==> design/flow/design.v <==
module mux #(parameter N = 32)(
    input  wire [N-1:0] a,
    input  wire [N-1:0] b,
    input  wire sel,
    output reg  [N-1:0] y
);
    always @(*) begin
        y = sel ? b : a;
    end
endmodule
module Extender(
    input  [23:0] Instr,
    input  [1:0]  ImmSrc,
    output reg [31:0] ExtImm
);
    always @(*) begin
        case (ImmSrc)
            2'b00: ExtImm = {24'b0, Instr[7:0]};
            2'b01: ExtImm = {20'b0, Instr[11:0]};
            2'b10: ExtImm = {{6{Instr[23]}}, Instr, 2'b00};
            default: ExtImm = 32'b0;
        endcase
    end
endmodule
module alu (
    input  [31:0] A,   
    input  [31:0] B,    
    input  [1:0]  ALUControl,
    output reg  [31:0] Result,
    output reg         N,     
    output reg         Z,     
    output reg         C,     
    output reg         V      
);
     reg [32:0] temp;
  always @(*) begin
   temp = 33'd0;
   case( ALUControl)
    2'b00: begin
     temp = {1'b0, A} + {1'b0, B};
     Result = A+B;
    end
    2'b01: begin
     temp = {1'b0, A} - {1'b0, B};
     Result = A-B;
    end
    2'b10: begin
     Result = A & B;
    end
    2'b11: begin
     Result = A | B;
    end
   endcase
    C = ~ALUControl[1] & temp[32];
    V =  ~(A[31]^B[31]^ALUControl[0]) & (A[31]^Result[31])&~ALUControl[1];
    N =  Result[31];
    Z = (Result==0);
  end
endmodule
module Register_file(
    input         clk,
    input         WE3,           
    input  [3:0]  A1,            
    input  [3:0]  A2,            
    input  [3:0]  A3,            
    input  [31:0] R15,           
    input  [31:0] WD3,           
    output [31:0] RD1,           
    output [31:0] RD2            
);
    reg [31:0] rf[0:15];
    integer i;
    assign RD1 = (A1 == 4'd15) ? R15 : rf[A1];
    assign RD2 = (A2 == 4'd15) ? R15 : rf[A2];
    always @(posedge clk) begin
        if (WE3 && (A3 != 4'd15)) begin
            rf[A3] <= WD3;
        end
    end
endmodule
module Datapath(
    input         clk,
    input         reset,
    input         PCSrc,
    input         MemtoReg,
    input         MemWrite,
    input         ALUSrc,
    input  [1:0]  ALUControl,
    input  [1:0]  ImmSrc,
    input         RegWrite,
    input  [1:0]  RegSrc,
    input  [31:0] Instr,
    input  [31:0] ReadData,
    output [31:0] PC,
    output [31:0] ALUResult,
    output [31:0] WriteData,
    output [31:0] SrcA,
    output [31:0] SrcB,
    output [31:0] ExtImm,
    output [31:0] RD1,
    output [31:0] RD2,
    output        N,
    output        Z,
    output        C,
    output        V
);
    wire [31:0] PCNext, PCPlus4, PCPlus8;
    wire [31:0] Result;
    wire [31:0] RD;
    wire [3:0] RA1, RA2;
    reg [31:0] PCReg;
    assign PC = PCReg;
    always @(posedge clk or posedge reset) begin
        if(reset) PCReg<=0;
        else PCReg <= PCNext;
    end
    assign PCPlus4 = PC + 32'd4;
    assign PCPlus8 = PC + 32'd8;
    assign RD = Instr;
    mux #(.N(4)) muxA (
        .a(RD[19:16]),
        .b(4'b1111),
        .sel(RegSrc[0]),
        .y(RA1)
    );
    mux #(.N(4)) muxB (
        .a(RD[3:0]),
        .b(RD[15:12]),
        .sel(RegSrc[1]),
        .y(RA2)
    );
    Register_file rf (
        .clk(clk),
        .WE3(RegWrite),
        .A1(RA1),
        .A2(RA2),
        .A3(RD[15:12]),
        .R15(PCPlus8),
        .WD3(Result),
        .RD1(RD1),
        .RD2(RD2)
    );
    assign SrcA = RD1;
    assign WriteData = RD2;
    Extender ext (
        .Instr(RD[23:0]),
        .ImmSrc(ImmSrc),
        .ExtImm(ExtImm)
    );
    mux #(.N(32)) muxSrcB (
        .a(RD2),
        .b(ExtImm),
        .sel(ALUSrc),
        .y(SrcB)
    );
    alu ALU_inst (
        .A(SrcA),
        .B(SrcB),
        .ALUControl(ALUControl),
        .Result(ALUResult),
        .N(N),
        .Z(Z),
        .C(C),
        .V(V)
    );
    mux #(.N(32)) muxResult (
        .a(ALUResult),
        .b(ReadData),
        .sel(MemtoReg),
        .y(Result)
    );
    mux #(.N(32)) muxPC (
        .a(PCPlus4),
        .b(Result),
        .sel(PCSrc),
        .y(PCNext)
    );
endmodule
module Condition_Check(
  input  [3:0] Cond,
  input        N, Z, C, V,
  output reg   CondEx
);
  always @(*) begin
    case(Cond)
      4'b0000: CondEx = Z;                     
      4'b0001: CondEx = ~Z;                    
      4'b0010: CondEx = C;                     
      4'b0011: CondEx = ~C;                    
      4'b0100: CondEx = N;                     
      4'b0101: CondEx = ~N;                    
      4'b0110: CondEx = V;                     
      4'b0111: CondEx = ~V;                    
      4'b1000: CondEx = C & ~Z;                
      4'b1001: CondEx = (~C) | Z;              
      4'b1010: CondEx = ~(N ^ V);              
      4'b1011: CondEx =  (N ^ V);              
      4'b1100: CondEx = (~Z) & ~(N ^ V);       
      4'b1101: CondEx = Z | (N ^ V);           
      4'b1110: CondEx = 1'b1;                  
      default: CondEx = 1'bx;
    endcase
  end
endmodule
module Decoder (
    input  [1:0] Op,
    input  [5:0] Funct,
    input  [3:0] Rd,
    output [1:0] FlagW,
    output       PCS,
    output       RegW,
    output       MemW,
    output       MemtoReg,
    output       ALUSrc,
    output [1:0] ImmSrc,
    output [1:0] RegSrc,
    output [1:0] ALUControl
);
    reg  [9:0] controls;
    reg  [1:0] FlagW_r;
    reg  [1:0] ALUControl_r;
    wire Branch;
    wire ALUOp;
    assign FlagW      = FlagW_r;
    assign ALUControl = ALUControl_r;
    always @(*) begin
        case (Op)
            2'b00: begin
                if (Funct[5])        
                    controls = 10'b0000101001;
                else                 
                    controls = 10'b0000001001;
            end
            2'b01: begin
                if (Funct[0])        
                    controls = 10'b0001111000;
                else                 
                    controls = 10'b1001110100;
            end
            2'b10: begin
                controls = 10'b0110100010;
            end
            default: begin
                controls = 10'b0000000000;
            end
        endcase
    end
    assign { RegSrc,
             ImmSrc,
             ALUSrc,
             MemtoReg,
             RegW,
             MemW,
             Branch,
             ALUOp } = controls;
    always @(*) begin
        if (ALUOp) begin
            case (Funct[4:1])
                4'b0100: ALUControl_r = 2'b00;  
                4'b0010: ALUControl_r = 2'b01;  
                4'b0000: ALUControl_r = 2'b10;  
                4'b1100: ALUControl_r = 2'b11;  
                default: ALUControl_r = 2'b00;
            endcase
            FlagW_r[1] = Funct[0];
            FlagW_r[0] = Funct[0] &
                        ((ALUControl_r == 2'b00) |
                         (ALUControl_r == 2'b01));
        end
        else begin
            ALUControl_r = 2'b00;
            FlagW_r      = 2'b00;
        end
    end
    assign PCS = ((Rd == 4'b1111) & RegW) | Branch;
endmodule
module Control_Unit(
   input clk,
   input reset,
   input [3:0]Rd,
   input  [1:0] Op,
   input  [5:0] Funct,
   input  [3:0] Cond,
   input  N, Z, C, V,
   output         PCSrc,
   output         MemtoReg,
   output         MemWrite,
   output  [1:0]  ALUControl,
   output  [1:0]  ImmSrc,
   output         RegWrite,
   output         ALUSrc,
   output  [1:0]  RegSrc
    );
    wire PCS;
    wire RegW;
    wire MemW;
    wire CondEx;
    wire [1:0] FlagW;
    wire [1:0] FlagWrite;
    reg N_reg, Z_reg, C_reg, V_reg;
    assign FlagWrite = FlagW & {CondEx, CondEx};
   assign PCSrc = PCS & CondEx;
   assign RegWrite = RegW & CondEx;
   assign MemWrite = MemW & CondEx;
    always @(posedge clk or posedge reset) begin
    if (reset) begin
        N_reg <= 1'b0;
        Z_reg <= 1'b0;
        C_reg <= 1'b0;
        V_reg <= 1'b0;
    end else begin
        if (FlagWrite[1]) begin
            N_reg <= N;
            Z_reg <= Z;
        end
        if (FlagWrite[0]) begin
            C_reg <= C;
            V_reg <= V;
        end
    end
end
    Decoder decoder(
        .Rd(Rd),
        .Op(Op),
        .Funct(Funct),
        .PCS(PCS),
        .RegW(RegW),
        .MemW(MemW),
        .MemtoReg(MemtoReg),
        .ALUSrc(ALUSrc),
        .ImmSrc(ImmSrc),
        .RegSrc(RegSrc),
        .ALUControl(ALUControl),
        .FlagW(FlagW)
    );
    Condition_Check cond_check(
        .Cond(Cond),
        .N(N_reg), .Z(Z_reg), .C(C_reg), .V(V_reg),
        .CondEx(CondEx)
    );
endmodule
module top (
    input         clk,
    input         reset,
    output [31:0] PC,
    input  [31:0] Instr,
    output        MemWrite,
    output [31:0] DataAdr,
    output [31:0] WriteData,
    input  [31:0] ReadData
);
    wire        PCSrc;
    wire        MemtoReg;
    wire [1:0]  ALUControl;
    wire [1:0]  ImmSrc;
    wire        RegWrite;
    wire        ALUSrc;
    wire [1:0]  RegSrc;
    wire [31:0] ALUResult;
    wire [31:0] SrcA, SrcB, ExtImm;
    wire [31:0] RD1, RD2;
    wire N, Z, C, V;
    assign DataAdr = ALUResult;
    wire [3:0]  Cond;
    wire [1:0]  Op;
    wire [5:0]  Funct;
    wire [3:0]  Rd;
    Datapath datapath_inst (
        .clk(clk),
        .reset(reset),
        .PCSrc(PCSrc),
        .MemtoReg(MemtoReg),
        .MemWrite(MemWrite),
        .ALUSrc(ALUSrc),
        .ALUControl(ALUControl),
        .ImmSrc(ImmSrc),
        .RegWrite(RegWrite),
        .RegSrc(RegSrc),
        .Instr(Instr),
        .N(N), .Z(Z), .C(C), .V(V),
        .PC(PC),
        .ALUResult(ALUResult),
        .WriteData(WriteData),
        .ReadData(ReadData),
        .SrcA(SrcA),
        .SrcB(SrcB),
        .ExtImm(ExtImm),
        .RD1(RD1),
        .RD2(RD2)
    );
    assign Cond  = Instr[31:28];
    assign Op    = Instr[27:26];
    assign Funct = { Instr[25], Instr[24:21], Instr[20] };  
    assign Rd    = Instr[15:12];
    Control_Unit control_inst (
        .clk(clk),
        .reset(reset),
        .Rd(Rd),
        .Op(Op),
        .Funct(Funct),
        .Cond(Cond),
        .N(N), .Z(Z), .C(C), .V(V),
        .PCSrc(PCSrc),
        .MemtoReg(MemtoReg),
        .MemWrite(MemWrite),
        .ALUControl(ALUControl),
        .ImmSrc(ImmSrc),
        .RegWrite(RegWrite),
        .ALUSrc(ALUSrc),
        .RegSrc(RegSrc)
    );
endmodule
==> design/flow/run.sh <==
#!/bin/bash
# the make line also repeats each setting of config.mk as NAME=value (left out here)
make -C /OpenROAD-flow-scripts/flow DESIGN_CONFIG=/design/flow/config.mk WORK_HOME=/design/flow/orfs CLKGATE_MAP_FILE= finish
==> design/flow/config.mk <==
export PLATFORM = sky130hd
export DESIGN_NAME = top
export DESIGN_NICKNAME = top
export VERILOG_FILES = /design/flow/design.v
export SDC_FILE = /design/flow/constraint.sdc
export NUM_CORES = 4
export LEC_CHECK = 0
export CAP_MARGIN = 20
export CORE_MARGIN = 2
export CORE_UTILIZATION = 64
export CTS_CLUSTER_SIZE = 62
export MAX_ROUTING_LAYER = met4
export SETUP_SLACK_MARGIN = 2.14
export SLEW_MARGIN = 20
==> design/flow/constraint.sdc <==
create_clock -name core_clock -period 7.72 [get_ports {clk}]
set_input_delay 1.5440 -clock core_clock [delete_from_list [all_inputs] [get_ports {clk}]]
set_output_delay 1.5440 -clock core_clock [all_outputs]
set_load 0.01 [all_outputs]
==> out/qor.csv, run 1 <==
stage,metric,value,unit
outcome,status,did not finish,
outcome,haltStage,5_1_grt,
logic_synthesis,numSynthFlops,541,
logic_synthesis,simple_gate_share,11.48,%
clock_tree,cts_hold_buf,0,
logic_synthesis,yosys.area_share.aoi,16.79,%
logic_synthesis,ys_sh_xor,3.049,%
clock_tree,cts_buffer_depth,3,
logic_synthesis,adder_share,2.090,%
clock_tree,clock-sinks,541,
logic_synthesis,top_area_share,44.36,%
clock_tree,cts-root-buf,clkbuf_16,
logic_synthesis,ys.flop_type,edfxtp_1,
place,portBuffers,162,
logic_synthesis,netlist_instances,3120,
floorplan,fp_util,64.92,%
logic_synthesis,async_reset_ff_share,6.654,%
logic_synthesis,ys_area,34180,µm²
floorplan,core_area,52660,µm²
logic_synthesis,common_cells,"edfxtp_1, nand2_1, mux2i_1",
floorplan,rows,84,
logic_synthesis,netlist_area,34180,µm²
logic_synthesis,top_logic_kind,AND-OR/OR-AND gates,
logic_synthesis,syn_avg_cell_area,10.96,µm²
logic_synthesis,synthMuxAreaShare,15.60,%
logic_synthesis,area_leaders,"edfxtp_1, mux2i_1, mux4_2, nand2_1, mux2_2",
place,place_inst,4465,
logic_synthesis,synth.most_common_cell,edfxtp_1,
clock_tree,htree_levels,2,
logic_synthesis,edf_count,505,
clock_tree,numCtsBuffers,58,
floorplan,die_area,55280,µm²
floorplan,die-height,235.1,µm
logic_synthesis,largest_area_cell,edfxtp_1,
floorplan,die_w,235.1,µm
place,gp_congestion,1.180,
place,place_ws,-2.192,ns
logic_synthesis,ys_cells,3120,
logic_synthesis,ys_seq_share,47.00,%
logic_synthesis,yosys_warnings,9,
logic_synthesis,synth.distinct_cells,98,
place,hpwlAfterDp,115.6,mm
floorplan,num_io_pins,163,
==> per-stage QoR <==
step	hold WS [ns]	util [%]	area (µm²)
2_1_floorplan	0.4919	-	34590
3_3_place_gp	0.5316	80.08	42170
3_5_place_dp	0.5546	80.08	42170
4_1_cts	0.5689	85.94	45250
==> repair_timing <==
item / in CTS
pin swaps: 74
resized: 313
gates cloned: 2
hold endpoints to repair: 0
setup buffers: 59
setup endpoints to repair: 590
==> run 2: changes to the inputs <==
CORE_UTILIZATION = 68   (was 64)
CTS_CLUSTER_SIZE = 36   (was 62)
MAX_ROUTING_LAYER = unset   (was met4)
SETUP_SLACK_MARGIN = unset   (was 2.14)
clock period = 7.12 ns   (was 7.72 ns; I/O delays follow)
==> run 2 against run 1 <==
  * The run again fails in 5_1_grt
  * Die area is 5.8% lower
  * Synthesized cell count is the same
  * Synthesized area is the same
==> out/qor.csv, run 2 <==
stage,metric,value,unit,change
logic_synthesis,synth.distinct_cells,98,,unchanged
place,portBuffers,162,,unchanged
logic_synthesis,simple_gate_share,11.48,%,unchanged
place,placed_area,42530,µm²,+0.87%
logic_synthesis,top_logic_kind,AND-OR/OR-AND gates,,
logic_synthesis,edf_count,505,,unchanged
place,gp_congestion,1.222,,+3.5%
logic_synthesis,yosys.area_share.aoi,16.79,%,unchanged
logic_synthesis,numSynthFlops,541,,unchanged
clock_tree,clock-sinks,541,,unchanged
grt,overflow,455,,
clock_tree,htree_levels,2,,unchanged
clock_tree,cts_buffer_depth,3,,unchanged
logic_synthesis,adder_share,2.090,%,unchanged
clock_tree,cts-root-buf,clkbuf_16,,
place,place_inst,4508,,+0.96%
logic_synthesis,top_area_share,44.36,%,unchanged
outcome,haltStage,5_1_grt,,
logic_synthesis,netlist_area,34180,µm²,unchanged
logic_synthesis,yosys_warnings,9,,unchanged
floorplan,die_area,52080,µm²,-5.8%
clock_tree,numCtsBuffers,56,,-3.4%
logic_synthesis,ys_cells,3120,,unchanged
floorplan,num_io_pins,163,,unchanged
logic_synthesis,largest_area_cell,edfxtp_1,,
outcome,error,[ERROR GRT-0232] Routing congestion too high. Check the congestion heatmap in the GUI.,,
grt,gr-usage-all-layers,89.65,%,
place,hpwlAfterDp,116.0,mm,+0.37%
logic_synthesis,area_leaders,"edfxtp_1, mux2i_1, mux4_2, nand2_1, mux2_2",,
floorplan,core_area,49860,µm²,-5.3%
logic_synthesis,ys.flop_type,edfxtp_1,,
floorplan,die-height,228.2,µm,-2.9%
logic_synthesis,synthMuxAreaShare,15.60,%,unchanged
logic_synthesis,common_cells,"edfxtp_1, nand2_1, mux2i_1",,
floorplan,fp_util,68.56,%,+3.6 points
logic_synthesis,ys_seq_share,47.00,%,unchanged
logic_synthesis,synth.most_common_cell,edfxtp_1,,
outcome,status,did not finish,,
logic_synthesis,netlist_instances,3120,,unchanged
place,place_ws,-2.536,ns,-0.3436 ns
floorplan,rows,82,,-2.4%
floorplan,die_w,228.2,µm,-2.9%
logic_synthesis,syn_avg_cell_area,10.96,µm²,unchanged
logic_synthesis,ys_sh_xor,3.049,%,unchanged
logic_synthesis,async_reset_ff_share,6.654,%,unchanged
logic_synthesis,ys_area,34180,µm²,unchanged
clock_tree,cts_hold_buf,0,,unchanged
[run 2: stage by stage]
step / util (%) / setup TNS, ns
2_1_floorplan: - / -13.99
3_3_place_gp: 85.30 / -411.90
3_5_place_dp: 85.30 / -453.40
4_1_cts: 92.92 / -47.89
[run 2: what timing repair did]
item,in CTS
cloned,2
pin swaps,105
setup endpoints to repair,372
gates resized,364
setup buffers,99
[run 2: layer usage]
layer	track usage [%]	GRT overflow
met1	88.96	33
met2	98.99	238
met3	83.18	29
met4	87.91	141
met5	62.41	14
==> run 3: changes to the inputs <==
CORE_UTILIZATION = 16   (was 68)
CTS_CLUSTER_SIZE = unset   (was 36)
PLACE_DENSITY = 0.6   (was unset)
SETUP_SLACK_MARGIN = 5   (was unset)
clock period = 17.2 ns   (was 7.12 ns; I/O delays follow)
==> run 3 against run 2 <==
  * Synthesized area stayed put
  * Die area went up to 4.2 times the previous value
  * Synthesized cell count stayed put
  * Now clean on timing, DRC and antenna
==> out/qor.csv, run 3 <==
stage,metric,value,unit,change
clock_tree,cts_tree,built,,
sta,timing.final.ws_setup,4.541,ns,
critical_path,cp_top_family,AND-OR/OR-AND gates,,
clock_tree,clock-sinks,541,,unchanged
critical_path,path_depth,26,,
logic_synthesis,top_logic_kind,AND-OR/OR-AND gates,,
critical_path,rr_endpoint,control_inst.Z_reg$_DFFE_PP0P_,,
finish,areaGrowthSynthToFinish,32.24,%,
flow_run,max_cap_violations,0,,
hold_path,min_from,control_inst.C_reg$_DFFE_PP0P_,,
logic_synthesis,top_area_share,44.36,%,unchanged
floorplan,core_area,212300,µm²,+330%
critical_path,r2r_slack,8.99,ns,
sta,min_period,12.66,ns,
critical_path,r2r-start,datapath_inst.PCReg[5]$_DFF_PP0_,,
floorplan,rows,169,,+110%
critical_path,cp_common_cell,buf_4,,
critical_path,critPathLaunch,Instr[1],,
power_and_ir_drop,clock_net_power,1.29,mW,
grt,grt_pass1_wl,248.2,mm,
clock_tree,clkSlewWorstSetupHoldPaths,0.06,ns,
critical_path,worstSetupPathType,input port to primary output,,
place,portBuffers,162,,unchanged
critical_path,crit_slowest_cell,mux4_2,,
drt,drtIter0Drc,5309,,
power_and_ir_drop,powerSeq,1.95,mW,
logic_synthesis,largest_area_cell,edfxtp_1,,
drt,route.top_layer_used,met5,,
drt,met2WireLength,75.53,mm,
power_and_ir_drop,maxPowerGroup,combinational cells,,
place,hpwlAfterDp,121.4,mm,+4.7%
sta,setup-tns-final,0,ns,
outcome,status,no timing/DRC/antenna violations,,
critical_path,cp.required,13.76,ns,
logic_synthesis,ys.flop_type,edfxtp_1,,
power_and_ir_drop,intPower,3.369,mW,
grt,grt_pass1_vias,31080,,
logic_synthesis,yosys.area_share.aoi,16.79,%,unchanged
power_and_ir_drop,seqPwrFrac,34.7,%,
critical_path,cpPeakStageDelay,0.53,ns,
power_and_ir_drop,p_clk_share,23.0,%,
clock_tree,numCtsBuffers,57,,+1.8%
place,place_ws,2.042,ns,+4.578 ns
hold_path,worstHoldEndpoint,control_inst.C_reg$_DFFE_PP0P_,,
drt,via_count,32750,,
logic_synthesis,async_reset_ff_share,6.654,%,unchanged
logic_synthesis,ys_sh_xor,3.049,%,unchanged
critical_path,rr_worst_depth,28,,
clock_tree,clk_latency,0.70,ns,
critical_path,start_kind,input port,,
grt,grt_max_degree,60,,
sta,skew,0.04279,ns,
power_and_ir_drop,ir_worst_vdd,0.09591,mV,
critical_path,endpoint,DataAdr[30],,
logic_synthesis,syn_avg_cell_area,10.96,µm²,unchanged
floorplan,num_io_pins,163,,unchanged
power_and_ir_drop,pg_comb,2.39,mW,
drt,met3_length,25.17,mm,
power_and_ir_drop,p_leak,15.42,nW,
critical_path,crit_buf_inv,6,,
drt,vias_per_cell,5.192,,
grt,gr-usage-all-layers,15.98,%,
sta,slew_headroom,22.45,%,
drt,wl_per_cell,29.17,µm,
drt,drc,0,,
finish,finalNetCount,3542,,
sta,finalSetupViolations,0,,
logic_synthesis,adder_share,2.090,%,unchanged
logic_synthesis,netlist_area,34180,µm²,unchanged
logic_synthesis,synth.distinct_cells,98,,unchanged
clock_tree,cts_buffer_depth,3,,unchanged
logic_synthesis,synth.most_common_cell,edfxtp_1,,
power_and_ir_drop,p_per_area,124.7,nW/µm²,
drt,routed_wl,184.0,mm,
drt,drtAntennaViolNets,0,,
sta,tightest_slew,1.163,ns,
critical_path,critPathMaxFanout,35,,
power_and_ir_drop,p_switching,2.268,mW,
logic_synthesis,ys_area,34180,µm²,unchanged
logic_synthesis,simple_gate_share,11.48,%,unchanged
clock_tree,cts-root-buf,clkbuf_16,,
floorplan,die_area,217400,µm²,+320%
place,gp_congestion,1.030,,-16%
power_and_ir_drop,p_sw_share,40.24,%,
critical_path,end_kind,primary output,,
power_and_ir_drop,combPwrFrac,42.4,%,
sta,hold_viol_final,0,,
drt,drtPass1Iterations,6,,
logic_synthesis,numSynthFlops,541,,unchanged
logic_synthesis,common_cells,"edfxtp_1, nand2_1, mux2i_1",,
logic_synthesis,ys_seq_share,47.00,%,unchanged
floorplan,die-height,466.2,µm,+100%
logic_synthesis,edf_count,505,,unchanged
logic_synthesis,netlist_instances,3120,,unchanged
sta,rsz0062_at_grt,yes,,
floorplan,fp_util,16.10,%,-52 points
sta,slew_violations,0,,
logic_synthesis,yosys_warnings,9,,unchanged
sta,min_period_over_period,73.60,%,
place,place_inst,5997,,+33%
floorplan,die_w,466.2,µm,+100%
clock_tree,htree_levels,2,,unchanged
hold_path,hold_path_depth,2,,
hold_path,min_path_type,flip-flop to flip-flop,,
drt,m1WireLength,62.84,mm,
logic_synthesis,synthMuxAreaShare,15.60,%,unchanged
logic_synthesis,area_leaders,"edfxtp_1, mux2i_1, mux4_2, nand2_1, mux2_2",,
critical_path,arrival,9.22,ns,
logic_synthesis,ys_cells,3120,,unchanged
finish,stdcell_count,6307,,
grt,antenna_found_initial,12,,
flow_run,tool_warnings,37,,
grt,overflow,0,,
sta,timing.fmax,78.99,MHz,
## run 3: repair_timing
| item | 4_1_cts | 5_1_grt |
|---|---|---|
| setup buffers | 114 | 64 |
| hold buffers | 0 | 0 |
| pin swaps | 81 | 87 |
| cloned | 13 | 4 |
| setup endpoints to repair | 31 | 26 |
| gates resized | 333 | 175 |
## run 3: metrics by stage
step / power, mW / hold WS [ns] / util, % / cell area, µm²
finish: 5.637 / 0.5592 / 21.29 / 45200
global route: 5.754 / 0.5887 / 21.28 / 45190
CTS: 5.398 / 0.5635 / 20.60 / 43740
detailed placement: 3.965 / 0.5515 / 18.62 / 39540
global placement: 3.963 / 0.5476 / 18.62 / 39530
floorplan: 2.887 / 0.4919 / - / 34390
## run 3: routing by layer
| layer | vias to the layer above | GRT usage [%] |
|---|---|---|
| met3 | 958 | 5.293 |
| met2 | 3001 | 23.78 |
| met5 | - | 0 |
| met1 | 15940 | 18.54 |
| li1 | 12830 | - |
| met4 | 16 | 13.44 |
## run 3: layout make-up
cell class / count / area [µm²]
Multi-Input combinational cell: 2295 / 18680
Clock inverter: 34 / 372.9
Tap cell: 2821 / 3530
Antenna cell: 7 / 17.52
Timing Repair Buffer: 482 / 4810
Inverter: 53 / 211.5
Sequential cell: 541 / 16070
Clock buffer: 74 / 1520
Fill cell: 22840 / 167100
==> run 4: changes to the inputs <==
ABC_AREA = 0   (was unset)
CAP_MARGIN = 30   (was 20)
CELL_PAD_IN_SITES_GLOBAL_PLACEMENT = 1   (was unset)
CORE_ASPECT_RATIO = 1.13   (was unset)
CORE_MARGIN = 7   (was 2)
CORE_UTILIZATION = 38   (was 16)
CTS_CLUSTER_DIAMETER = 60   (was unset)
GPL_TIMING_DRIVEN = 0   (was unset)
MAX_ROUTING_LAYER = met4   (was unset)
PLACE_DENSITY = unset   (was 0.6)
SETUP_SLACK_MARGIN = 2.65   (was 5)
SLEW_MARGIN = 25   (was 20)
TNS_END_PERCENT = 25   (was unset)
clock period = 13.1 ns   (was 17.2 ns; I/O delays follow)
==> run 4 against run 3 <==
  * Still clean
  * Combinational power up 36%
  * Utilization increased by 29 points
  * Critical path depth fell by 6
  * Flip-flop count did not move
  * Total power is 37% higher
  * First-iteration DRC count increased by 3.1%
  * Synthesized cell count is the same
  * Clock skew decreased by 0.0098 ns
  * Register-to-register slack lost 4.7 ns
  * Highest routed layer is now met4
==> out/qor.csv, run 4 <==
stage,metric,value,unit,change
outcome,status,no timing/DRC/antenna violations,,
grt,grt_pass1_vias,31960,,+2.8%
logic_synthesis,ys.flop_type,edfxtp_1,,
sta,timing.fmax,84.24,MHz,
critical_path,crit_buf_inv,7,,+1
drt,routed_wl,217.1,mm,+18%
hold_path,min_path_type,flip-flop to flip-flop,,
clock_tree,cts_tree,built,,
logic_synthesis,area_leaders,"edfxtp_1, mux2i_1, mux4_2, nand2_1, mux2_2",,
grt,grt_max_degree,25,,-58%
critical_path,arrival,9.25,ns,+0.03 ns
critical_path,critPathLaunch,Instr[16],,
floorplan,rows,116,,-31%
grt,overflow,0,,unchanged
sta,min_period_over_period,90.62,%,+17 points
logic_synthesis,synth.most_common_cell,edfxtp_1,,
grt,antenna_found_initial,15,,+3
sta,setup-tns-final,0,ns,unchanged
critical_path,crit_chain,"buf_2, buf_4, clkdlybuf4s15_2, buf_2, buf_2, buf_2, mux2i_1, o221ai_1, a21oi_2, nor2_1, ha_4, nand4_1, or4_4, a211o_4, nand3_4, o22ai_4, o21ai_4, xnor2_2, a22oi_2, buf_2",,
power_and_ir_drop,p_switching,3.106,mW,+37%
logic_synthesis,synthMuxAreaShare,15.60,%,unchanged
power_and_ir_drop,ir_worst_vdd,0.1153,mV,+20%
flow_run,tool_warnings,37,,unchanged
sta,slew_violations,0,,unchanged
clock_tree,htree_levels,3,,+1
floorplan,die-height,332.8,µm,-29%
sta,finalSetupViolations,0,,unchanged
logic_synthesis,largest_area_cell,edfxtp_1,,
grt,gr-usage-all-layers,43.37,%,+27 points
power_and_ir_drop,powerSeq,2.49,mW,+28%
logic_synthesis,async_reset_ff_share,6.654,%,unchanged
power_and_ir_drop,seqPwrFrac,32.2,%,-2.5 points
clock_tree,clock-sinks,541,,unchanged
logic_synthesis,netlist_area,34180,µm²,unchanged
power_and_ir_drop,maxPowerGroup,combinational cells,,
critical_path,path_depth,20,,-23%
critical_path,end_kind,primary output,,
critical_path,r2r_slack,4.33,ns,-4.66 ns
drt,vias_per_cell,7.019,,+35%
logic_synthesis,ys_cells,3120,,unchanged
critical_path,cpPeakStageDelay,0.64,ns,+0.11 ns
power_and_ir_drop,pg_comb,3.26,mW,+36%
critical_path,crit_slowest_cell,buf_2,,
logic_synthesis,ys_seq_share,47.00,%,unchanged
flow_run,max_cap_violations,0,,unchanged
clock_tree,clkSlewWorstSetupHoldPaths,0.06,ns,about the same
logic_synthesis,top_area_share,44.36,%,unchanged
place,portBuffers,152,,-6.2%
power_and_ir_drop,intPower,4.609,mW,+37%
power_and_ir_drop,p_clk_share,25.6,%,+2.6 points
floorplan,core_area,88830,µm²,-58%
critical_path,cp_top_family,buffers and inverters,,
drt,drtIter0Drc,5474,,+3.1%
finish,finalNetCount,3712,,+4.8%
logic_synthesis,syn_avg_cell_area,10.96,µm²,unchanged
clock_tree,cts-root-buf,clkbuf_16,,
critical_path,endpoint,DataAdr[28],,
clock_tree,cts_hold_buf,0,,unchanged
logic_synthesis,ys_sh_xor,3.049,%,unchanged
logic_synthesis,numSynthFlops,541,,unchanged
critical_path,worstSetupPathType,input port to primary output,,
logic_synthesis,top_logic_kind,AND-OR/OR-AND gates,,
drt,wl_per_cell,44.69,µm,+53%
logic_synthesis,adder_share,2.090,%,unchanged
clock_tree,cts_buffer_depth,3,,unchanged
hold_path,min_from,control_inst.V_reg$_DFFE_PP0P_,,
place,gp_congestion,1.027,,-0.25%
logic_synthesis,synth.distinct_cells,98,,unchanged
sta,rsz0062_at_grt,yes,,
hold_path,hold_path_depth,2,,unchanged
sta,hold_viol_final,0,,unchanged
power_and_ir_drop,clock_net_power,1.97,mW,+53%
critical_path,cp_common_cell,buf_2,,
finish,areaGrowthSynthToFinish,30.88,%,
finish,fin_util,50.37,%,+29 points
power_and_ir_drop,p_sw_share,40.26,%,about the same
critical_path,rr_worst_depth,27,,-3.6%
drt,via_count,34090,,+4.1%
critical_path,critPathMaxFanout,10,,-71%
sta,tightest_slew,1.097,ns,-0.06622 ns
grt,grt_pass1_wl,283.9,mm,+14%
sta,slew_headroom,26.86,%,+4.4 points
sta,skew,0.03301,ns,-0.009780 ns
power_and_ir_drop,p_per_area,172.4,nW/µm²,+38%
floorplan,num_io_pins,163,,unchanged
drt,drtPass1Iterations,8,,+2
critical_path,r2r-start,datapath_inst.PCReg[3]$_DFF_PP0_,,
logic_synthesis,yosys.area_share.aoi,16.79,%,unchanged
drt,drc,0,,unchanged
power_and_ir_drop,p_leak,16.16,nW,+4.8%
drt,drtAntennaViolNets,0,,unchanged
critical_path,start_kind,input port,,
clock_tree,numCtsBuffers,66,,+16%
logic_synthesis,yosys_warnings,9,,unchanged
critical_path,cp.required,10.48,ns,-3.28 ns
finish,fillers,8019,,-65%
logic_synthesis,common_cells,"edfxtp_1, nand2_1, mux2i_1",,
clock_tree,clk_latency,0.65,ns,-0.05 ns
power_and_ir_drop,combPwrFrac,42.2,%,-0.2 points
floorplan,fp_util,38.48,%,+22 points
critical_path,rr_endpoint,control_inst.Z_reg$_DFFE_PP0P_,,
sta,min_period,11.87,ns,
place,hpwlAfterDp,159.0,mm,+31%
floorplan,die_area,98570,µm²,-55%
logic_synthesis,netlist_instances,3120,,unchanged
logic_synthesis,ys_area,34180,µm²,unchanged
logic_synthesis,edf_count,505,,unchanged
floorplan,die_w,296.2,µm,-36%
hold_path,worstHoldEndpoint,control_inst.V_reg$_DFFE_PP0P_,,
logic_synthesis,simple_gate_share,11.48,%,unchanged
-- run 4: what timing repair did --
| item | 4_1_cts | 5_1_grt |
|---|---|---|
| pin swaps | 66 | 55 |
| cloned | 2 | 0 |
| buffers inserted | 94 | 37 |
| resized | 492 | 64 |
| endpoints found under the setup margin | 453 | 28 |
-- run 4: per-stage QoR --
step	setup slack, ns	total power, mW	cell area [µm²]	hold slack (ns)	instances
2_1_floorplan	2.577	3.794	34430	0.4919	3144
4_1_cts	1.423	7.514	44080	0.5604	4791
6_report	1.229	7.715	44740	0.5566	4857
3_3_place_gp	-3.437	5.214	37430	0.5438	4476
3_5_place_dp	-2.426	5.327	39310	0.5495	4576
5_1_grt	1.304	7.826	44720	0.5947	4849
-- run 4: area by class of cell --
| type | instances | area, µm² | share of cell area [%] |
|---|---|---|---|
| clock buffer | 81 | 1750 | 3.912 |
| sequential | 541 | 16070 | 35.91 |
| timing repair buffer | 388 | 4199 | 9.385 |
| buffer | 257 | 2072 | 4.631 |
| multi-input combinational | 2293 | 18420 | 41.16 |
| inverter | 53 | 201.4 | 0.4502 |
| clock inverter | 38 | 496.7 | 1.110 |
| antenna | 26 | 65.06 | 0.1454 |
| tap | 1180 | 1476 | 3.300 |
-- run 4: layer usage --
layer | global-route usage, % | vias up | part of all wire (%)
li1 | - | 13210 | -
met1 | 50.29 | 16980 | 35
met2 | 61.73 | 3075 | 42
met3 | 16.82 | 828 | 14
met4 | 29.33 | 0 | 9.2
met5 | - | - | 0
==> run 5: changes to the inputs <==
ABC_AREA = unset   (was 0)
CELL_PAD_IN_SITES_GLOBAL_PLACEMENT = unset   (was 1)
CORE_ASPECT_RATIO = unset   (was 1.13)
CORE_MARGIN = 2   (was 7)
CORE_UTILIZATION = 66   (was 38)
CTS_CLUSTER_DIAMETER = unset   (was 60)
CTS_CLUSTER_SIZE = 63   (was unset)
GPL_TIMING_DRIVEN = unset   (was 0)
PLACE_DENSITY = 0.72   (was unset)
SETUP_SLACK_MARGIN = 0.09   (was 2.65)
SLEW_MARGIN = 20   (was 25)
TNS_END_PERCENT = unset   (was 25)
clock period = 8.08 ns   (was 13.1 ns; I/O delays follow)
==> run 5 against run 4 <==
  * The run now fails in 5_1_grt
  * Synthesized area unchanged
  * Die area down 46%
  * Synthesized cell count did not move
==> out/qor.csv, run 5 <==
stage,metric,value,unit,change
place,hpwlAfterDp,114.9,mm,-28%
clock_tree,cts_hold_buf,0,,unchanged
floorplan,core_area,51300,µm²,-42%
logic_synthesis,top_logic_kind,AND-OR/OR-AND gates,,
logic_synthesis,ys_area,34180,µm²,unchanged
floorplan,die_area,53630,µm²,-46%
floorplan,fp_util,66.63,%,+28 points
clock_tree,htree_levels,2,,-1
floorplan,rows,83,,-28%
floorplan,die-height,231.6,µm,-30%
place,placed_area,41800,µm²,+6.3%
floorplan,num_io_pins,163,,unchanged
place,portBuffers,162,,+6.6%
logic_synthesis,common_cells,"edfxtp_1, nand2_1, mux2i_1",,
logic_synthesis,ys.flop_type,edfxtp_1,,
logic_synthesis,yosys.area_share.aoi,16.79,%,unchanged
logic_synthesis,yosys_warnings,9,,unchanged
logic_synthesis,largest_area_cell,edfxtp_1,,
logic_synthesis,syn_avg_cell_area,10.96,µm²,unchanged
logic_synthesis,edf_count,505,,unchanged
logic_synthesis,async_reset_ff_share,6.654,%,unchanged
floorplan,die_w,231.6,µm,-22%
logic_synthesis,ys_sh_xor,3.049,%,unchanged
logic_synthesis,ys_seq_share,47.00,%,unchanged
clock_tree,cts_buffer_depth,3,,unchanged
outcome,haltStage,5_1_grt,,
logic_synthesis,netlist_area,34180,µm²,unchanged
outcome,status,did not finish,,
logic_synthesis,top_area_share,44.36,%,unchanged
clock_tree,clock-sinks,541,,unchanged
clock_tree,numCtsBuffers,54,,-18%
logic_synthesis,area_leaders,"edfxtp_1, mux2i_1, mux4_2, nand2_1, mux2_2",,
place,gp_congestion,1.146,,+12%
logic_synthesis,netlist_instances,3120,,unchanged
logic_synthesis,synth.distinct_cells,98,,unchanged
logic_synthesis,numSynthFlops,541,,unchanged
logic_synthesis,synthMuxAreaShare,15.60,%,unchanged
logic_synthesis,adder_share,2.090,%,unchanged
clock_tree,cts-root-buf,clkbuf_16,,
logic_synthesis,synth.most_common_cell,edfxtp_1,,
logic_synthesis,ys_cells,3120,,unchanged
logic_synthesis,simple_gate_share,11.48,%,unchanged
[run 5: metrics by stage]
stage                     TNS [ns]  std cells  setup WS, ns  utilization, %
after floorplan             -1.989       3144       -0.4347               -
after detailed placement   -107.46       4420        -1.852           81.48
after global placement      -81.49       4419        -1.748           81.41
after CTS                   -8.230       4594       -0.6097           87.74
[run 5: timing repair]
item,CTS
setup buffers,74
pin swaps,100
gates resized,338
setup endpoints to repair,80
gates cloned,3
==> run 6: changes to the inputs <==
CAP_MARGIN = 20   (was 30)
CORE_UTILIZATION = 57   (was 66)
CTS_CLUSTER_SIZE = unset   (was 63)
MAX_ROUTING_LAYER = unset   (was met4)
PLACE_DENSITY = unset   (was 0.72)
SETUP_SLACK_MARGIN = unset   (was 0.09)
clock period = 5.79 ns   (was 8.08 ns; I/O delays follow)
==> run 6 against run 5 <==
  * Now fails the layout checks on setup timing
  * Synthesized area stayed put
  * Die area increased by 16%
  * Synthesized cell count is the same
==> out/qor.csv, run 6 <==
stage,metric,value,unit,change
outcome,status,failed layout checks,,
outcome,violations,setup timing,,
floorplan,die-height,248.9,µm,+7.5%
floorplan,num_io_pins,163,,unchanged
power_and_ir_drop,p_sw_share,37.67,%,
place,place_inst,4845,,+9.6%
drt,wl_per_cell,34.07,µm,
clock_tree,cts_buffer_depth,3,,unchanged
clock_tree,numCtsBuffers,58,,+7.4%
power_and_ir_drop,p_leak,19.44,nW,
finish,fillers,3336,,
critical_path,end_kind,primary output,,
place,hpwlAfterDp,121.3,mm,+5.6%
logic_synthesis,syn_avg_cell_area,10.96,µm²,unchanged
sta,timing.final.ws_setup,-2.303,ns,
logic_synthesis,synth.most_common_cell,edfxtp_1,,
clock_tree,cts_tree,built,,
power_and_ir_drop,seqPwrFrac,29.3,%,
sta,skew,0.02387,ns,
power_and_ir_drop,intPower,11.65,mW,
clock_tree,clkSlewWorstSetupHoldPaths,0.07,ns,
floorplan,die_area,61950,µm²,+16%
power_and_ir_drop,combPwrFrac,49.5,%,
logic_synthesis,ys_sh_xor,3.049,%,unchanged
logic_synthesis,ys_seq_share,47.00,%,unchanged
sta,slew_violations,0,,
critical_path,worstSetupPathType,input port to primary output,,
critical_path,critPathMaxFanout,8,,
finish,finalNetCount,4345,,
critical_path,r2r-start,datapath_inst.PCReg[4]$_DFF_PP0_,,
grt,grt_pass1_vias,35570,,
critical_path,r2r_slack,-1.24,ns,
logic_synthesis,adder_share,2.090,%,unchanged
logic_synthesis,ys.flop_type,edfxtp_1,,
grt,grt_pass1_wl,238.7,mm,
finish,fin_util,82.68,%,
flow_run,max_cap_violations,0,,
floorplan,fp_util,57.81,%,-8.8 points
floorplan,die_w,248.9,µm,+7.5%
sta,min_period,8.093,ns,
drt,via_count,36930,,
clock_tree,cts_hold_buf,0,,unchanged
sta,slew_headroom,34.44,%,
logic_synthesis,simple_gate_share,11.48,%,unchanged
logic_synthesis,synth.distinct_cells,98,,unchanged
critical_path,start_kind,input port,,
sta,timing.fmax,123.6,MHz,
logic_synthesis,top_area_share,44.36,%,unchanged
logic_synthesis,top_logic_kind,AND-OR/OR-AND gates,,
critical_path,cp.required,4.63,ns,
power_and_ir_drop,p_per_area,382.4,nW/µm²,
finish,areaGrowthSynthToFinish,43.01,%,
logic_synthesis,ys_cells,3120,,unchanged
clock_tree,cts-root-buf,clkbuf_16,,
critical_path,endpoint,DataAdr[24],,
logic_synthesis,numSynthFlops,541,,unchanged
sta,min_period_over_period,139.8,%,
critical_path,crit_slowest_cell,a221oi_2,,
power_and_ir_drop,clock_net_power,3.96,mW,
drt,drc,0,,
drt,drtPass1Iterations,12,,
critical_path,cpPeakStageDelay,0.54,ns,
sta,hold_viol_final,0,,
critical_path,rr_endpoint,control_inst.Z_reg$_DFFE_PP0P_,,
logic_synthesis,netlist_area,34180,µm²,unchanged
logic_synthesis,synthMuxAreaShare,15.60,%,unchanged
floorplan,rows,89,,+7.2%
drt,drtAntennaViolNets,0,,
hold_path,worstHoldEndpoint,control_inst.V_reg$_DFFE_PP0P_,,
logic_synthesis,edf_count,505,,unchanged
sta,tightest_slew,0.9744,ns,
hold_path,hold_path_depth,2,,
grt,overflow,0,,
drt,routed_wl,172.4,mm,
critical_path,arrival,6.94,ns,
place,gp_congestion,1.093,,-4.6%
grt,grt_max_degree,44,,
critical_path,path_depth,27,,
logic_synthesis,yosys_warnings,9,,unchanged
sta,finalSetupViolations,491,,
place,portBuffers,162,,unchanged
logic_synthesis,async_reset_ff_share,6.654,%,unchanged
clock_tree,htree_levels,2,,unchanged
logic_synthesis,ys_area,34180,µm²,unchanged
power_and_ir_drop,p_clk_share,21.2,%,
logic_synthesis,common_cells,"edfxtp_1, nand2_1, mux2i_1",,
flow_run,tool_warnings,39,,
drt,vias_per_cell,7.299,,
power_and_ir_drop,pg_comb,9.25,mW,
drt,drtIter0Drc,6987,,
clock_tree,clk_latency,0.67,ns,
clock_tree,clock-sinks,541,,unchanged
power_and_ir_drop,powerSeq,5.48,mW,
logic_synthesis,yosys.area_share.aoi,16.79,%,unchanged
grt,antenna_found_initial,12,,
sta,rsz0062_at_grt,yes,,
finish,stdcell_count,5060,,
hold_path,min_from,control_inst.V_reg$_DFFE_PP0P_,,
power_and_ir_drop,ir_worst_vdd,0.3202,mV,
logic_synthesis,largest_area_cell,edfxtp_1,,
power_and_ir_drop,maxPowerGroup,combinational cells,,
logic_synthesis,area_leaders,"edfxtp_1, mux2i_1, mux4_2, nand2_1, mux2_2",,
floorplan,core_area,59130,µm²,+15%
critical_path,critPathLaunch,Instr[3],,
power_and_ir_drop,power.total,18.69,mW,
power_and_ir_drop,p_switching,7.042,mW,
critical_path,cp_top_family,simple AND/OR/NAND/NOR gates,,
critical_path,crit_buf_inv,7,,
hold_path,min_path_type,flip-flop to flip-flop,,
grt,gr-usage-all-layers,53.05,%,
critical_path,rr_worst_depth,27,,
logic_synthesis,netlist_instances,3120,,unchanged
## run 6: final cells by class
class                   instances  area (µm²)  area share (%)
flip-flops and latches        541       16070           32.86
clock inverters                46       508.0           1.039
multi-input cells            2296       18590           38.02
inverters                      53       214.0          0.4376
diodes                          6       15.01         0.03071
well taps                     773       967.2           1.978
repair buffers               1283       11070           22.63
clock buffers                  62        1466           3.000
## run 6: what timing repair did
item,CTS,global route
cloned,3,5
buffers inserted,54,44
pin swaps,70,54
endpoints found under the setup margin,563,514
resized,193,226
## run 6: metrics by stage
step	instance area [µm²]	hold WS [ns]	setup TNS (ns)	worst slack, ns
after CTS	47710	0.5452	-284.83	-2.081
final	48890	0.5417	-380.84	-2.303
after global placement	44710	0.5194	-1020.16	-3.385
after floorplan	34620	0.4919	-289.84	-1.792
after global routing	48870	0.5725	-427.62	-2.375
after detailed placement	44710	0.5300	-1071.24	-3.457
## run 6: per-layer routing
layer	global-route usage [%]	vias up	wire length, µm	share of wire, %
li1	-	14420	-	-
met1	63.12	17270	54000	31
met2	74.89	3945	68060	39
met3	25.36	1277	32750	19
met4	38.16	22	17050	9.9
met5	2.471	-	533	0.31
==> run 7: changes to the inputs <==
CORE_UTILIZATION = 34   (was 57)
PLACE_DENSITY = 0.6   (was unset)
SETUP_SLACK_MARGIN = 5   (was unset)
clock period = 10.4 ns   (was 5.79 ns; I/O delays follow)
==> run 7 against run 6 <==
  * The run now finishes clean
  * Combinational power down 46%
  * Utilization down 36 points
  * Clock power down 49%
  * Register-to-register slack better by 4.3 ns
  * Flip-flop count unchanged
  * Synthesized cell count unchanged
  * Synthesized area unchanged
  * Cell count up 1.6%
  * Critical endpoint is now DataAdr[30]
  * Highest routed layer unchanged
==> out/qor.csv, run 7 <==
stage,metric,value,unit,change
grt,grt_pass1_wl,228.8,mm,-4.1%
flow_run,max_cap_violations,0,,unchanged
logic_synthesis,yosys.area_share.aoi,16.79,%,unchanged
clock_tree,cts-root-buf,clkbuf_16,,
logic_synthesis,area_leaders,"edfxtp_1, mux2i_1, mux4_2, nand2_1, mux2_2",,
drt,drtPass1Iterations,6,,-6
critical_path,end_kind,primary output,,
critical_path,crit_buf_inv,8,,+1
place,portBuffers,162,,unchanged
sta,whs,0.5490,ns,+0.007309 ns
grt,antenna_found_initial,7,,-5
clock_tree,cts_buffer_depth,3,,unchanged
critical_path,cp_top_family,simple AND/OR/NAND/NOR gates,,
floorplan,num_io_pins,163,,unchanged
power_and_ir_drop,p_sw_share,38.08,%,+0.41 points
critical_path,cpPeakStageDelay,0.51,ns,-0.03 ns
floorplan,fp_util,34.23,%,-24 points
logic_synthesis,largest_area_cell,edfxtp_1,,
logic_synthesis,syn_avg_cell_area,10.96,µm²,unchanged
logic_synthesis,top_area_share,44.36,%,unchanged
sta,skew,0.03591,ns,+0.01204 ns
clock_tree,clkSlewWorstSetupHoldPaths,0.06,ns,about the same
logic_synthesis,ys_seq_share,47.00,%,unchanged
floorplan,die-height,321.1,µm,+29%
logic_synthesis,numSynthFlops,541,,unchanged
logic_synthesis,common_cells,"edfxtp_1, nand2_1, mux2i_1",,
clock_tree,htree_levels,2,,unchanged
power_and_ir_drop,ir_worst_vdd,0.1468,mV,-54%
grt,grt_pass1_vias,30800,,-13%
sta,min_period_over_period,93.92,%,-46 points
logic_synthesis,synth.distinct_cells,98,,unchanged
sta,rsz0062_at_grt,yes,,
floorplan,die_area,103100,µm²,+66%
clock_tree,clk_latency,0.65,ns,-0.02 ns
logic_synthesis,ys_cells,3120,,unchanged
logic_synthesis,synthMuxAreaShare,15.60,%,unchanged
drt,drc,0,,unchanged
critical_path,arrival,7.69,ns,+0.75 ns
sta,slew_violations,0,,unchanged
power_and_ir_drop,combPwrFrac,49.1,%,-0.4 points
logic_synthesis,adder_share,2.090,%,unchanged
clock_tree,cts_hold_buf,0,,unchanged
drt,via_count,32950,,-11%
critical_path,endpoint,DataAdr[30],,
power_and_ir_drop,maxPowerGroup,combinational cells,,
outcome,status,no timing/DRC/antenna violations,,
critical_path,r2r_slack,3.05,ns,+4.29 ns
drt,drtIter0Drc,5015,,-28%
critical_path,cp_common_cell,buf_6,,
finish,fillers,9085,,+170%
critical_path,critPathMaxFanout,7,,-1
logic_synthesis,ys.flop_type,edfxtp_1,,
critical_path,rr_endpoint,control_inst.Z_reg$_DFFE_PP0P_,,
sta,timing.fmax,102.4,MHz,
power_and_ir_drop,p_clk_share,20.1,%,-1.1 points
critical_path,r2r-start,datapath_inst.PCReg[3]$_DFF_PP0_,,
logic_synthesis,simple_gate_share,11.48,%,unchanged
sta,min_period,9.767,ns,
power_and_ir_drop,p_switching,3.859,mW,-45%
power_and_ir_drop,intPower,6.274,mW,-46%
critical_path,cp.required,8.32,ns,+3.69 ns
hold_path,min_from,control_inst.C_reg$_DFFE_PP0P_,,
critical_path,path_depth,30,,+11%
logic_synthesis,top_logic_kind,AND-OR/OR-AND gates,,
critical_path,rr_worst_depth,29,,+7.4%
clock_tree,cts_tree,built,,
place,hpwlAfterDp,119.6,mm,-1.4%
critical_path,start_kind,input port,,
logic_synthesis,netlist_instances,3120,,unchanged
sta,hold_viol_final,0,,unchanged
finish,finalNetCount,3910,,-10%
critical_path,critPathLaunch,Instr[27],,
critical_path,crit_slowest_cell,or4_4,,
finish,fin_util,46.78,%,-36 points
logic_synthesis,ys_area,34180,µm²,unchanged
grt,gr-usage-all-layers,30.89,%,-22 points
hold_path,worstHoldEndpoint,control_inst.C_reg$_DFFE_PP0P_,,
hold_path,hold_path_depth,2,,unchanged
grt,overflow,0,,unchanged
logic_synthesis,yosys_warnings,9,,unchanged
power_and_ir_drop,power.total,10.13,mW,-46%
clock_tree,numCtsBuffers,57,,-1.7%
sta,slew_headroom,33.17,%,-1.3 points
flow_run,tool_warnings,37,,-5.1%
logic_synthesis,netlist_area,34180,µm²,unchanged
drt,vias_per_cell,6.407,,-12%
logic_synthesis,edf_count,505,,unchanged
finish,areaGrowthSynthToFinish,36.66,%,
critical_path,worstSetupPathType,input port to primary output,,
sta,finalSetupViolations,0,,-100%
drt,routed_wl,168.9,mm,-2.0%
grt,grt_max_degree,59,,+34%
clock_tree,clock-sinks,541,,unchanged
place,gp_congestion,0.9968,,-8.8%
logic_synthesis,synth.most_common_cell,edfxtp_1,,
hold_path,min_path_type,flip-flop to flip-flop,,
power_and_ir_drop,seqPwrFrac,30.9,%,+1.6 points
floorplan,core_area,99860,µm²,+69%
logic_synthesis,ys_sh_xor,3.049,%,unchanged
power_and_ir_drop,pg_comb,4.97,mW,-46%
floorplan,rows,116,,+30%
power_and_ir_drop,p_leak,17.60,nW,-9.5%
sta,tightest_slew,1.002,ns,+0.02798 ns
power_and_ir_drop,powerSeq,3.13,mW,-43%
drt,drtAntennaViolNets,0,,unchanged
logic_synthesis,async_reset_ff_share,6.654,%,unchanged
power_and_ir_drop,clock_net_power,2.03,mW,-49%
drt,wl_per_cell,32.84,µm,-3.6%
floorplan,die_w,321.1,µm,+29%
power_and_ir_drop,p_per_area,216.9,nW/µm²,-43%
[run 7: per-layer routing]
metal  track usage [%]  vias to the layer above  share of wire (%)
li1                  -                    13550                  -
met1             39.14                    16190                 36
met2             48.17                     2586                 44
met3             6.624                      620                 13
met4             19.18                        4                7.5
met5                 0                        -              0.013
[run 7: cell type report]
| class | instances | area, µm² | area share [%] |
|---|---|---|---|
| clock inverter | 30 | 214.0 | 0.4580 |
| tap | 1298 | 1624 | 3.476 |
| sequential | 541 | 16070 | 34.39 |
| clock buffer | 74 | 1584 | 3.391 |
| multi-input combinational | 2307 | 19220 | 41.14 |
| inverter | 53 | 211.5 | 0.4526 |
| antenna | 2 | 5.005 | 0.01071 |
| timing repair buffer | 838 | 7794 | 16.68 |
[run 7: through the flow]
stage	instances	TNS, ns	instance area, µm²	setup WS (ns)
6_report	5143	0	46720	0.6328
2_1_floorplan	3144	0	35200	0.9793
4_1_cts	5037	0	44460	0.7147
3_3_place_gp	4887	-10.24	41740	-0.8613
3_5_place_dp	4887	-10.29	41740	-0.8639
5_1_grt	5142	0	46710	0.5052
[run 7: what timing repair did]
action                                  4_1_cts  5_1_grt
resized                                     264      342
hold endpoints to repair                      0        0
buffers inserted                             45       88
pin swaps                                    75      117
endpoints found under the setup margin      762      832
gates cloned                                  1       16
==> run 8: changes to the inputs <==
CORE_UTILIZATION = 65   (was 34)
CTS_CLUSTER_DIAMETER = 200   (was unset)
PLACE_DENSITY = unset   (was 0.6)
SETUP_SLACK_MARGIN = 1.64   (was 5)
clock period = 5.63 ns   (was 10.4 ns; I/O delays follow)
==> run 8 against run 7 <==
  * The flow now stops in 5_1_grt
  * Synthesized area unchanged
  * Synthesized cell count unchanged
  * Die area down 47%
==> out/qor.csv, run 8 <==
stage,metric,value,unit,change
outcome,status,did not finish,,
outcome,haltStage,5_1_grt,,
outcome,error,[ERROR GRT-0232] Routing congestion too high. Check the congestion heatmap in the GUI.,,
logic_synthesis,async_reset_ff_share,6.654,%,unchanged
place,hpwlAfterDp,117.2,mm,-2.0%
clock_tree,clock-sinks,541,,unchanged
clock_tree,numCtsBuffers,57,,unchanged
clock_tree,cts_hold_buf,0,,unchanged
logic_synthesis,synth.most_common_cell,edfxtp_1,,
logic_synthesis,yosys_warnings,9,,unchanged
clock_tree,htree_levels,2,,unchanged
floorplan,num_io_pins,163,,unchanged
logic_synthesis,largest_area_cell,edfxtp_1,,
place,placed_area,44440,µm²,+6.5%
grt,gr-usage-all-layers,90.58,%,
logic_synthesis,netlist_area,34180,µm²,unchanged
logic_synthesis,numSynthFlops,541,,unchanged
logic_synthesis,ys_sh_xor,3.049,%,unchanged
floorplan,die_w,233.3,µm,-27%
logic_synthesis,ys_cells,3120,,unchanged
logic_synthesis,top_area_share,44.36,%,unchanged
logic_synthesis,netlist_instances,3120,,unchanged
logic_synthesis,simple_gate_share,11.48,%,unchanged
grt,overflow,690,,
logic_synthesis,synth.distinct_cells,98,,unchanged
place,place_ws,-3.459,ns,-2.595 ns
floorplan,die-height,233.3,µm,-27%
floorplan,fp_util,65.44,%,+31 points
clock_tree,cts-root-buf,clkbuf_16,,
floorplan,rows,84,,-28%
floorplan,die_area,54440,µm²,-47%
logic_synthesis,syn_avg_cell_area,10.96,µm²,unchanged
logic_synthesis,synthMuxAreaShare,15.60,%,unchanged
place,portBuffers,162,,unchanged
floorplan,core_area,52240,µm²,-48%
clock_tree,cts_buffer_depth,3,,unchanged
logic_synthesis,common_cells,"edfxtp_1, nand2_1, mux2i_1",,
logic_synthesis,area_leaders,"edfxtp_1, mux2i_1, mux4_2, nand2_1, mux2_2",,
logic_synthesis,ys_seq_share,47.00,%,unchanged
logic_synthesis,top_logic_kind,AND-OR/OR-AND gates,,
logic_synthesis,adder_share,2.090,%,unchanged
place,gp_congestion,1.145,,+15%
logic_synthesis,ys_area,34180,µm²,unchanged
logic_synthesis,edf_count,505,,unchanged
logic_synthesis,ys.flop_type,edfxtp_1,,
logic_synthesis,yosys.area_share.aoi,16.79,%,unchanged
[run 8: stage by stage]
stage | power, mW | std cells | hold WS [ns]
3_5_place_dp | 13.59 | 4738 | 0.5456
2_1_floorplan | 8.953 | 3144 | 0.4919
3_3_place_gp | 13.40 | 4738 | 0.5268
4_1_cts | 18.45 | 4949 | 0.5573
[run 8: metal layers]
layer / GRT overflow / track usage, %
met3: 63 / 83.59
met1: 73 / 88.70
met2: 294 / 99.03
met4: 247 / 92.18
met5: 13 / 73.07
[run 8: timing repair]
action                                  in CTS
buffers inserted                            96
gates resized                              387
pin swaps                                  120
gates cloned                                 7
endpoints found under the setup margin     868
==> run 9: changes to the inputs <==
CORE_UTILIZATION = 58   (was 65)
CTS_CLUSTER_DIAMETER = unset   (was 200)
MAX_ROUTING_LAYER = met4   (was unset)
PLACE_DENSITY = 0.6   (was unset)
SETUP_SLACK_MARGIN = 0.09   (was 1.64)
clock period = 8.43 ns   (was 5.63 ns; I/O delays follow)
==> run 9 against run 8 <==
  * Now fails the layout checks on setup timing
  * Die area grew 12%
  * Synthesized area is the same
  * Synthesized cell count is the same
==> out/qor.csv, run 9 <==
stage,metric,value,unit,change
critical_path,start_kind,input port,,
logic_synthesis,edf_count,505,,unchanged
logic_synthesis,simple_gate_share,11.48,%,unchanged
drt,routed_wl,168.4,mm,
sta,tightest_slew,1.184,ns,
logic_synthesis,adder_share,2.090,%,unchanged
critical_path,cpPeakStageDelay,0.48,ns,
logic_synthesis,numSynthFlops,541,,unchanged
grt,overflow,0,,
power_and_ir_drop,seqPwrFrac,32.2,%,
finish,finalNetCount,4006,,
hold_path,hold_path_depth,2,,
clock_tree,htree_levels,2,,unchanged
logic_synthesis,ys_seq_share,47.00,%,unchanged
critical_path,cp.required,6.74,ns,
logic_synthesis,synth.most_common_cell,edfxtp_1,,
logic_synthesis,ys.flop_type,edfxtp_1,,
power_and_ir_drop,pg_comb,5.57,mW,
floorplan,rows,88,,+4.8%
critical_path,cp_top_family,AND-OR/OR-AND gates,,
grt,gr-usage-all-layers,55.92,%,
drt,via_count,35590,,
power_and_ir_drop,powerSeq,3.86,mW,
power_and_ir_drop,clock_net_power,2.56,mW,
power_and_ir_drop,p_sw_share,38.37,%,
logic_synthesis,ys_cells,3120,,unchanged
floorplan,die_area,60900,µm²,+12%
clock_tree,clock-sinks,541,,unchanged
sta,skew,0.03958,ns,
sta,slew_headroom,20.88,%,
logic_synthesis,netlist_instances,3120,,unchanged
critical_path,critPathLaunch,Instr[27],,
sta,min_period,9.036,ns,
logic_synthesis,common_cells,"edfxtp_1, nand2_1, mux2i_1",,
power_and_ir_drop,p_clk_share,21.4,%,
sta,slew_violations,0,,
critical_path,critPathMaxFanout,8,,
floorplan,fp_util,58.91,%,-6.5 points
critical_path,r2r-start,datapath_inst.PCReg[3]$_DFF_PP0_,,
grt,grt_pass1_vias,34510,,
sta,whs,0.5638,ns,
clock_tree,clk_latency,0.67,ns,
place,placed_area,41830,µm²,-5.9%
power_and_ir_drop,maxPowerGroup,combinational cells,,
critical_path,cp_common_cell,buf_4,,
logic_synthesis,syn_avg_cell_area,10.96,µm²,unchanged
clock_tree,cts_tree,built,,
logic_synthesis,yosys_warnings,9,,unchanged
critical_path,rr_endpoint,control_inst.Z_reg$_DFFE_PP0P_,,
drt,drtPass1Iterations,11,,
drt,drc,0,,
hold_path,min_path_type,flip-flop to flip-flop,,
logic_synthesis,area_leaders,"edfxtp_1, mux2i_1, mux4_2, nand2_1, mux2_2",,
drt,drtIter0Drc,6337,,
place,portBuffers,162,,unchanged
floorplan,core_area,58030,µm²,+11%
grt,grt_max_degree,46,,
flow_run,max_cap_violations,0,,
power_and_ir_drop,p_leak,17.57,nW,
sta,finalSetupViolations,18,,
logic_synthesis,top_area_share,44.36,%,unchanged
logic_synthesis,top_logic_kind,AND-OR/OR-AND gates,,
logic_synthesis,largest_area_cell,edfxtp_1,,
clock_tree,cts_buffer_depth,3,,unchanged
grt,antenna_found_initial,10,,
sta,timing.fmax,110.7,MHz,
clock_tree,clkSlewWorstSetupHoldPaths,0.06,ns,
power_and_ir_drop,p_per_area,261.6,nW/µm²,
clock_tree,cts-root-buf,clkbuf_16,,
critical_path,worstSetupPathType,input port to primary output,,
grt,grt_pass1_wl,235.7,mm,
logic_synthesis,synthMuxAreaShare,15.60,%,unchanged
outcome,violations,setup timing,,
finish,design_area,45830,µm²,
logic_synthesis,netlist_area,34180,µm²,unchanged
place,gp_congestion,1.129,,-1.4%
place,hpwlAfterDp,117.9,mm,+0.62%
hold_path,worstHoldEndpoint,control_inst.V_reg$_DFFE_PP0P_,,
power_and_ir_drop,intPower,7.388,mW,
critical_path,crit_buf_inv,10,,
finish,areaGrowthSynthToFinish,34.07,%,
critical_path,rr_worst_depth,29,,
power_and_ir_drop,power.total,11.99,mW,
sta,hold_viol_final,0,,
logic_synthesis,synth.distinct_cells,98,,unchanged
drt,wl_per_cell,35.68,µm,
drt,drtAntennaViolNets,0,,
sta,timing.final.ws_setup,-0.6064,ns,
power_and_ir_drop,combPwrFrac,46.4,%,
critical_path,crit_slowest_cell,a221oi_2,,
sta,rsz0062_at_grt,yes,,
floorplan,num_io_pins,163,,unchanged
sta,min_period_over_period,107.2,%,
critical_path,end_kind,primary output,,
critical_path,path_depth,32,,
hold_path,min_from,control_inst.V_reg$_DFFE_PP0P_,,
logic_synthesis,async_reset_ff_share,6.654,%,unchanged
logic_synthesis,ys_area,34180,µm²,unchanged
floorplan,die_w,246.8,µm,+5.8%
outcome,status,failed layout checks,,
floorplan,die-height,246.8,µm,+5.8%
flow_run,tool_warnings,39,,
power_and_ir_drop,ir_worst_vdd,0.3544,mV,
critical_path,endpoint,DataAdr[30],,
critical_path,arrival,7.35,ns,
critical_path,r2r_slack,1.00,ns,
logic_synthesis,ys_sh_xor,3.049,%,unchanged
logic_synthesis,yosys.area_share.aoi,16.79,%,unchanged
power_and_ir_drop,p_switching,4.601,mW,
drt,vias_per_cell,7.542,,
clock_tree,numCtsBuffers,57,,unchanged
run 9: per-layer routing:
metal | global-route usage (%) | up-vias | share of wire, %
met3 | 25.14 | 1327 | 19
met4 | 39.09 | 0 | 9.9
li1 | - | 13770 | -
met2 | 77.10 | 3914 | 40
met5 | - | - | 0
met1 | 64.82 | 16580 | 31
run 9: what timing repair did:
| action | in CTS | in global routing |
|---|---|---|
| gates cloned | 4 | 0 |
| pin swaps | 113 | 62 |
| endpoints found under the setup margin | 33 | 44 |
| setup buffers | 74 | 31 |
| hold buffers | 0 | 0 |
| gates resized | 287 | 122 |
run 9: per-stage QoR:
stage | instances | utilization, % | TNS [ns] | setup slack (ns)
after CTS | 4681 | 77.73 | -3.754 | -0.4110
after global placement | 4506 | 72.09 | -67.01 | -1.716
after detailed placement | 4506 | 72.09 | -77.73 | -1.744
after global routing | 4715 | 78.97 | -9.547 | -0.6852
final | 4719 | 78.98 | -7.929 | -0.6064
after floorplan | 3144 | - | -0.4747 | -0.2254
run 9: final cells by class:
class	count	area, µm²
inverter	53	201.4
sequential	541	16070
fill	3501	12200
timing repair buffer	947	8333
tap	765	957.2
clock buffer	68	1468
antenna	16	40.04
clock inverter	35	370.4
multi-input combinational	2294	18400
Power and IR drop assume default switching activity.
